==> flow/design.v <==
module vedic_mult8_reg (
  input  wire        clk,
  input  wire [7:0]  a,
  input  wire [7:0]  b,
  output reg  [15:0] p
);
  reg  [7:0]  a_q, b_q;
  wire [15:0] prod;
  bit_8_vedic u_mult (.in1(a_q), .in2(b_q), .out(prod));
  always @(posedge clk) begin
    a_q <= a;
    b_q <= b;
    p   <= prod;
  end
endmodule

`timescale 1ns / 1ps
module bit_2_vedic(in1,in2,out);
input [1:0] in1,in2;
output [3:0] out;
wire pp1,pp2,pp3,pp4;
assign pp1=in1[0]&in2[0];
assign pp2=in1[1]&in2[0];
assign pp3=in1[0]&in2[1];
assign pp4=in1[1]&in2[1];
assign out=pp1+{pp2,1'b0}+{pp3,1'b0}+{pp4,2'b00};
endmodule
`timescale 1ns / 1ps
module bit_4_vedic(in1,in2,out);
input [3:0] in1,in2;
output [7:0] out;
wire [3:0] pp1,pp2,pp3,pp4;
bit_2_vedic b1(in1[1:0],in2[1:0],pp1);
bit_2_vedic b2(in1[1:0],in2[3:2],pp2);
bit_2_vedic b3(in1[3:2],in2[1:0],pp3);
bit_2_vedic b4(in1[3:2],in2[3:2],pp4);
assign out=pp1+{pp2,2'b00}+{pp3,2'b00}+{pp4,4'b0000};
endmodule
`timescale 1ns / 1ps
module bit_8_vedic(in1,in2,out);
input [7:0] in1,in2;
output [15:0] out;
wire [7:0] pp1,pp2,pp3,pp4;
bit_4_vedic a1(in1[3:0],in2[3:0],pp1);
bit_4_vedic a2(in1[3:0],in2[7:4],pp2);
bit_4_vedic a3(in1[7:4],in2[3:0],pp3);
bit_4_vedic a4(in1[7:4],in2[7:4],pp4);
assign out=pp1+{pp2,4'b0000}+{pp3,4'b0000}+{pp4,8'b00000000};
endmodule
export LEC_CHECK = 0
export ABC_AREA = 1
export CAP_MARGIN = 20
export CORE_MARGIN = 10
export CORE_UTILIZATION = 40
export CTS_CLUSTER_DIAMETER = 311
export GPL_ROUTABILITY_DRIVEN = 0
export GPL_TIMING_DRIVEN = 1
export HOLD_SLACK_MARGIN = -0.03
export MIN_ROUTING_LAYER = met2
export PLACE_DENSITY_LB_ADDON = 0.22
export SLEW_MARGIN = 30
export TNS_END_PERCENT = 80
create_clock -name core_clock -period 5.1 [get_ports {clk}]
run.sh (not shown) runs the stock make flow with config.mk's settings and CLKGATE_MAP_FILE=.
The first run went through all stages and came out clean.
Change:
Settings changed: CORE_MARGIN 10 to 2, CTS_CLUSTER_DIAMETER 311 to unset, GPL_TIMING_DRIVEN 1 to 0, HOLD_SLACK_MARGIN -0.03 to unset, MIN_ROUTING_LAYER met2 to unset, PLACE_DENSITY_LB_ADDON 0.22 to unset, SLEW_MARGIN 30 to 20, TNS_END_PERCENT 80 to unset.
Outcome: Utilization is higher by 0.33 points; cell area stays flat; via count is lower by about 30%; global-route usage is lower by 3.1 points; register-to-register slack hardly moves; routed wire length is lower by 13%; clock power is lower by about 3%; clock-buffer cell count stays the same; fmax barely changes.
Change:
Settings changed: CORE_MARGIN 2 to 9, CTS_CLUSTER_DIAMETER set to 311, GPL_TIMING_DRIVEN 0 to 1, HOLD_SLACK_MARGIN set to -0.03, MIN_ROUTING_LAYER set to met1, PLACE_DENSITY_LB_ADDON set to 0.22, SLEW_MARGIN 20 to 0, TNS_END_PERCENT set to 80.
The new run completed without violations.
Final cell count came out lower by 1.1%.
Routed wire length rose by 8.2%.
Critical path depth came out lower by 2.
Sequential cell count is unchanged.
Change:
Settings changed: CELL_PAD_IN_SITES_GLOBAL_PLACEMENT set to 3, CORE_ASPECT_RATIO set to 0.5, CORE_MARGIN 9 to 2, CTS_CLUSTER_DIAMETER 311 to 310, CTS_CLUSTER_SIZE set to 87, GPL_ROUTABILITY_DRIVEN 0 to unset, GPL_TIMING_DRIVEN 1 to unset, HOLD_SLACK_MARGIN -0.03 to 0.3, MIN_ROUTING_LAYER met1 to unset, PLACE_DENSITY_LB_ADDON 0.22 to 0.01, SETUP_SLACK_MARGIN set to -0.26, SLEW_MARGIN 0 to 20, TNS_END_PERCENT 80 to 5.
=>
- The changed run ran to the end with no violations
- final cell count goes up slightly
- cell area goes down slightly
- sequential cell count is unchanged
- clock-buffer cell count goes down by 1
Change:
Settings changed: ABC_AREA 1 to unset, CELL_PAD_IN_SITES_GLOBAL_PLACEMENT 3 to unset, CORE_ASPECT_RATIO 0.5 to unset, CORE_UTILIZATION 40 to 62, CTS_CLUSTER_DIAMETER 310 to unset, CTS_CLUSTER_SIZE 87 to unset, HOLD_SLACK_MARGIN 0.3 to unset, PLACE_DENSITY_LB_ADDON 0.01 to unset, SETUP_SLACK_MARGIN -0.26 to unset, TNS_END_PERCENT 5 to unset.
Clock period 5.1 ns to 4.58 ns, I/O delays scaled along.
The new run produced a layout that fails on negative setup slack.
Routed wire length went up by 17%.
Die area decreases by 38%.
Maximum frequency came out higher by about 2.4%.
Cell area is higher by 8.0%.
Worst hold slack is better by 0.011 ns.

* * *

== juniper ==
// vedic_mult8_reg: RTL as listed in full above, without the edits since
make LEC_CHECK=0 ABC_AREA=1 CAP_MARGIN=35 CORE_MARGIN=2 CORE_UTILIZATION=72 CTS_CLUSTER_DIAMETER=217 CTS_CLUSTER_SIZE=76 GPL_ROUTABILITY_DRIVEN=1 GPL_TIMING_DRIVEN=1 HOLD_SLACK_MARGIN=0.04 PLACE_DENSITY=0.43 SETUP_SLACK_MARGIN=-0.09 SLEW_MARGIN=20 finish   # period 1.97 ns
juniper: it failed during clock tree synthesis, and the tool reported DPL-0038.
Relative to juniper, the following input files were edited for violet:
==> flow/config.mk <==
export PLATFORM = sky130hd
export DESIGN_NAME = vedic_mult8_reg
export DESIGN_NICKNAME = vedic_mult8_reg
export VERILOG_FILES = /design/flow/design.v
export SDC_FILE = /design/flow/constraint.sdc
export NUM_CORES = 4
export LEC_CHECK = 0
export CAP_MARGIN = 20
export CORE_MARGIN = 2
export CORE_UTILIZATION = 40
export SLEW_MARGIN = 20
==> flow/constraint.sdc <==
create_clock -name core_clock -period 5.1 [get_ports {clk}]
set_input_delay 1.0200 -clock core_clock [delete_from_list [all_inputs] [get_ports {clk}]]
set_output_delay 1.0200 -clock core_clock [all_outputs]
set_load 0.01 [all_outputs]
Results
- violet was carried through to the last stage, and its layout satisfied the timing, design-rule and antenna checks.
- Of juniper and violet, the lower xor-xnor portion of the synthesized cell area belongs to juniper.
- Of juniper and violet, violet shows the lower floorplan net count, with juniper above it.
- Mean cell area of the mapped netlist in violet is about 24% above juniper.
- Relative to juniper, violet improves half-perimeter wire length after detailed placement.
- Synthesized cell count, juniper and violet: higher on juniper
- Total cell area reported by yosys after synthesis (violet vs. juniper) decreases by a few percent
- Per the comparison of violet with juniper, fraction of the mapped netlist area in adder cells picked up an extra 2.3 points; die area picked up an extra 0.0035 sq mm; vertical die size picked up an extra 21 microns.
For yarrow, these inputs were changed with respect to violet:
==> flow/constraint.sdc <==
create_clock -name core_clock -period 4.95 [get_ports {clk}]
set_input_delay 0.9900 -clock core_clock [delete_from_list [all_inputs] [get_ports {clk}]]
set_output_delay 0.9900 -clock core_clock [all_outputs]
set_load 0.01 [all_outputs]
==> comparison <==
Post-route clock period utilization (lower): violet
NOTE: remaining max-slew budget at the tightest pin in yarrow exceeds that of violet
yarrow vs. violet: maximum VDD drop now larger, number of gates resized after CTS now larger, utilization after layout now larger, wire length after detailed routing now larger, total chip power now larger.
> inputs changed (yarrow -> pepper)
diff --git a/flow/config.mk b/flow/config.mk
--- a/flow/config.mk
+++ b/flow/config.mk
@@ -10 +10,2 @@
-export CORE_UTILIZATION = 40
+export CORE_UTILIZATION = 57
+export SETUP_SLACK_MARGIN = 0.9
==> flow/constraint.sdc <==
create_clock -name core_clock -period 3.41 [get_ports {clk}]
set_input_delay 0.6820 -clock core_clock [delete_from_list [all_inputs] [get_ports {clk}]]
set_output_delay 0.6820 -clock core_clock [all_outputs]
set_load 0.01 [all_outputs]
Notes after the runs:
Final cell count (lower): pepper. Of yarrow and pepper, the higher combinational power belongs to pepper. pepper -> stages 100% | layout checks FAIL | setup timing. Logic depth of the worst path, buffers included (pepper vs. yarrow) increases by a few percent. Compared pepper against yarrow; critical path's largest stage delay within noise. Post-layout period usage of the worst path ended up 43 points higher on pepper than on yarrow. Compared to yarrow, pepper has sequential share of layout area 0.53 points lower.
Power is estimated from default activity; no workload was simulated.
